==> inputs of run R <==
==> flow/design.v <==
module cordic_magphase #(
    parameter integer INPUT_WIDTH      = 16,
    parameter integer INT_WIDTH        = 32,
    parameter integer ITERATIONS       = 32,
    parameter integer GAIN_FRAC_BITS   = 28,
    parameter integer OUTPUT_FRAC_BITS = 14
) (
    input  wire                          clk,
    input  wire                          rst_n,
    input  wire                          start,
    input  wire signed [INPUT_WIDTH-1:0] x_in,
    input  wire signed [INPUT_WIDTH-1:0] y_in,
    output reg                           busy,
    output reg                           done,
    output reg  signed [INT_WIDTH-1:0]   magnitude,
    output reg  signed [INT_WIDTH-1:0]   phase
);
    localparam IDLE         = 2'd0;
    localparam ITERATE      = 2'd1;
    localparam POST_PROCESS = 2'd2;
    localparam DONE_STATE   = 2'd3;
    reg [1:0] state, state_next;
    reg signed [INT_WIDTH-1:0] x_reg, y_reg, x_next, y_next;
    reg signed [INT_WIDTH-1:0] z_reg, z_next;
    reg [5:0]                  iter_cnt, iter_cnt_next;
    reg signed [1:0] pi_correction, pi_correction_next;  
    localparam [31:0] PI_CONST32    = 32'h3243F6A8;  
    localparam [31:0] TWOPI_CONST32 = 32'h6487ED51;  
    localparam [31:0] K_INV32       = 32'd162600000;
    localparam signed [INT_WIDTH-1:0] PI_CONST    = {{(INT_WIDTH-32){PI_CONST32[31]}}, PI_CONST32};
    localparam signed [INT_WIDTH-1:0] TWOPI_CONST = {{(INT_WIDTH-32){TWOPI_CONST32[31]}}, TWOPI_CONST32};
    localparam signed [INT_WIDTH-1:0] K_INV       = {{(INT_WIDTH-32){K_INV32[31]}}, K_INV32};
    function signed [31:0] atan_lut;
        input [4:0] idx;
        begin
            case (idx)
                4'd0:  atan_lut = 32'sh0C90FDAA;
                4'd1:  atan_lut = 32'sh076B19C1;
                4'd2:  atan_lut = 32'sh03EB6EBF;
                4'd3:  atan_lut = 32'sh01FD5BA9;
                4'd4:  atan_lut = 32'sh00FFAAE0;
                4'd5:  atan_lut = 32'sh007FF55B;
                4'd6:  atan_lut = 32'sh003FFEA8;
                4'd7:  atan_lut = 32'sh001FFFDA;
                4'd8:  atan_lut = 32'sh000FFFEF;
                4'd9:  atan_lut = 32'sh0007FFFF;
                4'd10: atan_lut = 32'sh0003FFFF;
                4'd11: atan_lut = 32'sh0001FFFF;
                4'd12: atan_lut = 32'sh0000FFFF;
                4'd13: atan_lut = 32'sh00007FFF;
                4'd14: atan_lut = 32'sh00003FFF;
                4'd15: atan_lut = 32'sh00001FFF;  
                5'd16: atan_lut = 32'sh00000FFF;  
                5'd17: atan_lut = 32'sh000007FF;  
                5'd18: atan_lut = 32'sh000003FF;  
                5'd19: atan_lut = 32'sh000001FF;  
                5'd20: atan_lut = 32'sh000000FF;  
                5'd21: atan_lut = 32'sh0000007F;  
                5'd22: atan_lut = 32'sh0000003F;  
                5'd23: atan_lut = 32'sh0000001F;  
                5'd24: atan_lut = 32'sh0000000F;  
                5'd25: atan_lut = 32'sh00000007;  
                5'd26: atan_lut = 32'sh00000003;  
                5'd27: atan_lut = 32'sh00000001;  
                default: atan_lut = 32'sh00000000;  
            endcase
        end
    endfunction
    wire signed [47:0] mag_prod = x_reg * K_INV;  
    wire signed [INT_WIDTH-1:0] mag_corr = mag_prod >>> GAIN_FRAC_BITS;
    reg  signed [INT_WIDTH-1:0] phase_tmp;
    always @(posedge clk or negedge rst_n) begin
        if (!rst_n) begin
            state     <= IDLE;
            busy      <= 1'b0;
            done      <= 1'b0;
            x_reg     <= 0;
            y_reg     <= 0;
            z_reg     <= 0;
            iter_cnt  <= 0;
            magnitude <= 0;
            phase     <= 0;
            pi_correction <= 2'sd0;
        end else begin
            state    <= state_next;
            x_reg    <= x_next;
            y_reg    <= y_next;
            z_reg    <= z_next;
            iter_cnt <= iter_cnt_next;
            pi_correction <= pi_correction_next;
            busy     <= (state_next != IDLE) && (state_next != DONE_STATE);
            done     <= (state_next == DONE_STATE);
            if (state_next == DONE_STATE) begin
                magnitude <= ((mag_corr < 0) ? -mag_corr : mag_corr) << OUTPUT_FRAC_BITS;
                case (pi_correction)
                    -2'sd1: phase_tmp = z_next - PI_CONST;
                    2'sd0:  phase_tmp = z_next;
                    default: phase_tmp = z_next + PI_CONST;
                endcase
                if (phase_tmp > PI_CONST)
                    phase_tmp = phase_tmp - TWOPI_CONST;
                else if (phase_tmp < -PI_CONST)
                    phase_tmp = phase_tmp + TWOPI_CONST;
                phase <= phase_tmp;
            end
        end
    end
    always @* begin
        state_next          = state;
        x_next              = x_reg;
        y_next              = y_reg;
        z_next              = z_reg;
        iter_cnt_next       = iter_cnt;
        pi_correction_next  = pi_correction;
        case (state)
            IDLE, DONE_STATE: begin
                if (start) begin
                    x_next = {{(INT_WIDTH-INPUT_WIDTH){x_in[INPUT_WIDTH-1]}}, x_in};
                    y_next = {{(INT_WIDTH-INPUT_WIDTH){y_in[INPUT_WIDTH-1]}}, y_in};
                    if (x_next < 0) begin
                        x_next = -x_next;
                        y_next = -y_next;
                        pi_correction_next = (y_next >= 0) ? 2'sd1 : -2'sd1;
                    end else begin
                        pi_correction_next = 2'sd0;
                    end
                    z_next        = 0;
                    iter_cnt_next = 0;
                    state_next    = ITERATE;
                end else begin
                    state_next    = IDLE;
                end
            end
            ITERATE: begin
                if (iter_cnt < ITERATIONS) begin
                    if (y_reg >= 0) begin
                        x_next = x_reg + (y_reg >>> iter_cnt);
                        y_next = y_reg - (x_reg >>> iter_cnt);
                        z_next = z_reg + atan_lut(iter_cnt[4:0]);
                    end else begin
                        x_next = x_reg - (y_reg >>> iter_cnt);
                        y_next = y_reg + (x_reg >>> iter_cnt);
                        z_next = z_reg - atan_lut(iter_cnt[4:0]);
                    end
                    iter_cnt_next = iter_cnt + 1'b1;
                    if (iter_cnt == ITERATIONS-1)
                        state_next = POST_PROCESS;
                end else begin
                    state_next = POST_PROCESS;
                end
            end
            POST_PROCESS: begin
                state_next = DONE_STATE;
            end
            default: state_next = IDLE;
        endcase
    end
endmodule
==> flow/run.sh <==
#!/bin/bash
# the make line also repeats each setting of config.mk as NAME=value (left out here)
make -C /OpenROAD-flow-scripts/flow DESIGN_CONFIG=/design/flow/config.mk WORK_HOME=/design/flow/orfs CLKGATE_MAP_FILE= finish
==> flow/config.mk <==
export PLATFORM = sky130hd
export DESIGN_NAME = cordic_magphase
export DESIGN_NICKNAME = cordic_magphase
export VERILOG_FILES = /design/flow/design.v
export SDC_FILE = /design/flow/constraint.sdc
export NUM_CORES = 4
export LEC_CHECK = 0
export ABC_AREA = 1
export CAP_MARGIN = 20
export CELL_PAD_IN_SITES_DETAIL_PLACEMENT = 0
export CELL_PAD_IN_SITES_GLOBAL_PLACEMENT = 3
export CORE_ASPECT_RATIO = 0.85
export CORE_MARGIN = 10
export CORE_UTILIZATION = 39
export CTS_CLUSTER_DIAMETER = 304
export CTS_CLUSTER_SIZE = 88
export GPL_TIMING_DRIVEN = 0
export SETUP_SLACK_MARGIN = -0.64
export SLEW_MARGIN = 20
export TNS_END_PERCENT = 40
==> flow/constraint.sdc <==
create_clock -name core_clock -period 6.44 [get_ports {clk}]
set_input_delay 1.2880 -clock core_clock [delete_from_list [all_inputs] [get_ports {clk}]]
set_output_delay 1.2880 -clock core_clock [all_outputs]
set_load 0.01 [all_outputs]
==> inputs of run Y, as changes to run R <==
- CELL_PAD_IN_SITES_DETAIL_PLACEMENT: 0 -> default
- CELL_PAD_IN_SITES_GLOBAL_PLACEMENT: 3 -> default
- CORE_ASPECT_RATIO: 0.85 -> default
- CORE_MARGIN: 10 -> 2
- CORE_UTILIZATION: 39 -> 72
- CTS_CLUSTER_DIAMETER: 304 -> default
- CTS_CLUSTER_SIZE: 88 -> default
- GPL_TIMING_DRIVEN: 0 -> default
- PLACE_DENSITY: default -> 0.42
- SETUP_SLACK_MARGIN: -0.64 -> default
- TNS_END_PERCENT: 40 -> 20
==> flow/constraint.sdc (replaced) <==
create_clock -name core_clock -period 8.03 [get_ports {clk}]
set_input_delay 1.6060 -clock core_clock [delete_from_list [all_inputs] [get_ports {clk}]]
set_output_delay 1.6060 -clock core_clock [all_outputs]
set_load 0.01 [all_outputs]
==> inputs of run A, as changes to run R <==
- ABC_AREA: 1 -> default
- CELL_PAD_IN_SITES_DETAIL_PLACEMENT: 0 -> 2
- CELL_PAD_IN_SITES_GLOBAL_PLACEMENT: 3 -> 1
- CORE_UTILIZATION: 39 -> 19
- CTS_CLUSTER_DIAMETER: 304 -> 112
- CTS_CLUSTER_SIZE: 88 -> default
- GPL_TIMING_DRIVEN: 0 -> default
- MAX_ROUTING_LAYER: default -> met4
- MIN_ROUTING_LAYER: default -> met2
- PLACE_DENSITY_LB_ADDON: default -> 0.11
- SETUP_SLACK_MARGIN: -0.64 -> 0.49
- TNS_END_PERCENT: 40 -> 80
==> results <==
item	run A	run Y	run R
Clock buf count	17	22	18
Result of the run	complete, but fails checks	finished clean	complete, but fails checks
Reasons for failing layout checks	negative setup slack	-	negative setup slack
Worst setup startpoint	iter_cnt[1]	x_reg[7]	x_reg[12]
Average instance area after synthesis	8.239 um2	6.358 um2	6.358 um2
Bufs w/o clock	1318	133	354
Placeable core area	156600 um2	45090 um2	82650 um2
Most numerous cell in the Yosys netlist	-	sky130_fd_sc_hd__nand2_1	sky130_fd_sc_hd__nand2_1
Reg-to-reg startpoint	iter_cnt[1]	x_reg[7]	x_reg[12]
Data required time of the critical path	6870 ps	8420 ps	6880 ps
Proportion of synthesized chip area in sequential cells	13.41%	12.27%	12.27%
Global routing usage on met3	40.81%	9.238%	4.325%
Minimum hold slack	495.1 ps	485.1 ps	403.4 ps
Cell type with the largest total area after synthesis	sky130_fd_sc_hd__ha_1	sky130_fd_sc_hd__nand2_1	sky130_fd_sc_hd__nand2_1
Worst Hold Depth	1	2	0
Met2 layer wire length in the routed design	77.79 mm	44.68 mm	53.29 mm
Cells resized by post-CTS repair	462	0	146
CP arrival	8070 ps	7890 ps	7260 ps

========
==> trial 80 <==
RTL: the design.v shown in full above, as it stands there.
clock: 20.0 ns
lec_check: 0
abc_area: 0
cap_margin: 20
cell_pad_in_sites_global_placement: 1
core_margin: 2
core_utilization: 40
cts_cluster_diameter: 100
cts_cluster_size: 100
place_density_lb_addon: 0.29
slew_margin: 20
tns_end_percent: 20
run.sh (not shown) runs the stock make flow with config.mk's settings and CLKGATE_MAP_FILE=.
==> inputs of build 69, as changes to trial 80 <==
==> flow/config.mk (replaced) <==
export PLATFORM = sky130hd
export DESIGN_NAME = cordic_magphase
export DESIGN_NICKNAME = cordic_magphase
export VERILOG_FILES = /design/flow/design.v
export SDC_FILE = /design/flow/constraint.sdc
export NUM_CORES = 4
export LEC_CHECK = 0
export CAP_MARGIN = 20
export CORE_MARGIN = 2
export CORE_UTILIZATION = 72
export CTS_CLUSTER_DIAMETER = 199
export CTS_CLUSTER_SIZE = 28
export HOLD_SLACK_MARGIN = -0.08
export MAX_ROUTING_LAYER = met4
export SLEW_MARGIN = 20
==> flow/constraint.sdc (replaced) <==
create_clock -name core_clock -period 13.7 [get_ports {clk}]
set_input_delay 2.7400 -clock core_clock [delete_from_list [all_inputs] [get_ports {clk}]]
set_output_delay 2.7400 -clock core_clock [all_outputs]
set_load 0.01 [all_outputs]
==> comparison <==
- Between trial 80 and build 69, the lower cell area is in build 69 (gap 2.0%, measured against build 69).
- Trial 80 completed with no timing, DRC or antenna violations. Build 69 finished with timing, DRC and antenna clean.
- Against build 69, the register-to-register slack of trial 80 is better by 6700 ps.
- Of trial 80 and build 69, trial 80 has the higher non-clock buffer count (gap 10).
- Critical path depth: trial 80 is lower than build 69 (17).
- In synthesized area, trial 80 and build 69 do not differ.
- In trial 80 the core utilization is lower than in build 69, by 34 points.
==> figures <==
item                                                              build 69                 trial 80
Hold WS                                                             508 ps                   492 ps
Wire length per cell                                               24.2 um                  20.0 um
Result of the run                                  complete, no violations  complete, no violations
Worst Tran Pin Value                                               1040 ps                  1070 ps
Count of non-CTS buffers in the layout                                 126                      136
Data required time of the critical path                           14120 ps                 20430 ps
Worst reg-to-reg path cell count                                        37                       36
Critical path depth in cells                                            37                       20
Global-route track usage on met2                                     74.7%                    40.9%
Crit path from                                     iter_cnt[1]$_DFFE_PN0P_                    start
Pre-CTS setup slack                                                4010 ps                  9640 ps
Flip-flop and latch share of the layout cell area                    12.7%                    12.5%
Setup crit end                                        phase[4]$_DFFE_PN0P_    phase[11]$_DFFE_PN0P_

========
==> v20: inputs <==
RTL: the design.v shown in full above, as it stands there.
clock: 13.6 ns
lec_check: 0
cap_margin: 20
core_margin: 2
core_utilization: 59
setup_slack_margin: 3.75
slew_margin: 20
==> v13 (differences from v20) <==
Settings changed: ABC_AREA set to 1, CORE_UTILIZATION 59 to 68, CTS_CLUSTER_DIAMETER set to 352, CTS_CLUSTER_SIZE set to 100, SETUP_SLACK_MARGIN 3.75 to unset.
==> flow/constraint.sdc (replaced) <==
create_clock -name core_clock -period 18.8 [get_ports {clk}]
set_input_delay 3.7600 -clock core_clock [delete_from_list [all_inputs] [get_ports {clk}]]
set_output_delay 3.7600 -clock core_clock [all_outputs]
set_load 0.01 [all_outputs]
==> v3 (differences from v20) <==
Settings changed: CORE_UTILIZATION 59 to 71, MAX_ROUTING_LAYER set to met4, PLACE_DENSITY_LB_ADDON set to 0.01, SETUP_SLACK_MARGIN 3.75 to unset, SLEW_MARGIN 20 to 30.
==> flow/constraint.sdc (replaced) <==
create_clock -name core_clock -period 7.05 [get_ports {clk}]
set_input_delay 1.4100 -clock core_clock [delete_from_list [all_inputs] [get_ports {clk}]]
set_output_delay 1.4100 -clock core_clock [all_outputs]
set_load 0.01 [all_outputs]
==> v11 (differences from v20) <==
Settings changed: CELL_PAD_IN_SITES_GLOBAL_PLACEMENT set to 3, CORE_UTILIZATION 59 to 40, CTS_CLUSTER_SIZE set to 88, HOLD_SLACK_MARGIN set to 0.02, MAX_ROUTING_LAYER set to met4, PLACE_DENSITY_LB_ADDON set to 0.13, SETUP_SLACK_MARGIN 3.75 to unset, SLEW_MARGIN 20 to 5.
==> flow/constraint.sdc (replaced) <==
create_clock -name core_clock -period 20.0 [get_ports {clk}]
set_input_delay 4.0000 -clock core_clock [delete_from_list [all_inputs] [get_ports {clk}]]
set_output_delay 4.0000 -clock core_clock [all_outputs]
set_load 0.01 [all_outputs]
==> summary.rpt <==
STATUS
-------------------------------------------------------------------------
Result of the run ..........................................  no timing/DRC/antenna violations

GLOBAL ROUTE
-------------------------------------------------------------------------
Pin count of the biggest net entering global routing .......           84

FINISH
-------------------------------------------------------------------------
Post-route insts no fill ...................................         4286
Number of filler instances in the final layout .............         4481
Share of final layout cell area taken by non-clock buffers .        3.67%

CRITICAL PATH
-------------------------------------------------------------------------
Terminus of the critical flop-to-flop path .................     phase[2]

FINAL TIMING
-------------------------------------------------------------------------
Shortest clock period the worst path allows after layout ...      9.31 ns

DRT
-------------------------------------------------------------------------
Mean routed wirelength per cell ............................      21.9 um

DIE
-------------------------------------------------------------------------
Fp_density .................................................        59.7%
Vert. Die Dim ..............................................       229 um

(the above is from v20)
==> summary.rpt <==
STATUS
----------------------------------------------
Result of the run ............... failed layout checks
SO Faults ....................... capacitance limit, slew limit, setup timing

JOB
----------------------------------------------
Max_cap viols ...................            1

FINAL TIMING
----------------------------------------------
Final worst slack ...............     -1.55 ns
Count of final setup violators ..           49
Max-slew violation count ........            3

FINISH
----------------------------------------------
Post-route insts no fill ........         4588

DRT
----------------------------------------------
Mean routed wirelength per cell .      25.5 um

(the above is from v3)
==> summary.rpt <==
FINAL TIMING
-------------------------------------------------------------------------
Shortest clock period the worst path allows after layout ...      9.04 ns

DIE
-------------------------------------------------------------------------
Fp_density .................................................        68.7%
Vert. Die Dim ..............................................       223 um

FINISH
-------------------------------------------------------------------------
Share of final layout cell area taken by non-clock buffers .        3.00%
Number of filler instances in the final layout .............         4227

STATUS
-------------------------------------------------------------------------
Result of the run ..........................................  no timing/DRC/antenna violations

GLOBAL ROUTE
-------------------------------------------------------------------------
Pin count of the biggest net entering global routing .......          103

(the above is from v13)
==> summary.rpt <==
CRITICAL PATH
-------------------------------------------------------------
Terminus of the critical flop-to-flop path .....     phase[4]

FINISH
-------------------------------------------------------------
Number of filler instances in the final layout .         7537
Post-route insts no fill .......................         4597

DIE
-------------------------------------------------------------
Vert. Die Dim ..................................       277 um
Fp_density .....................................        40.3%

DRT
-------------------------------------------------------------
Mean routed wirelength per cell ................      22.4 um

STATUS
-------------------------------------------------------------
Result of the run ..............................  no timing/DRC/antenna violations

(the above is from v11)
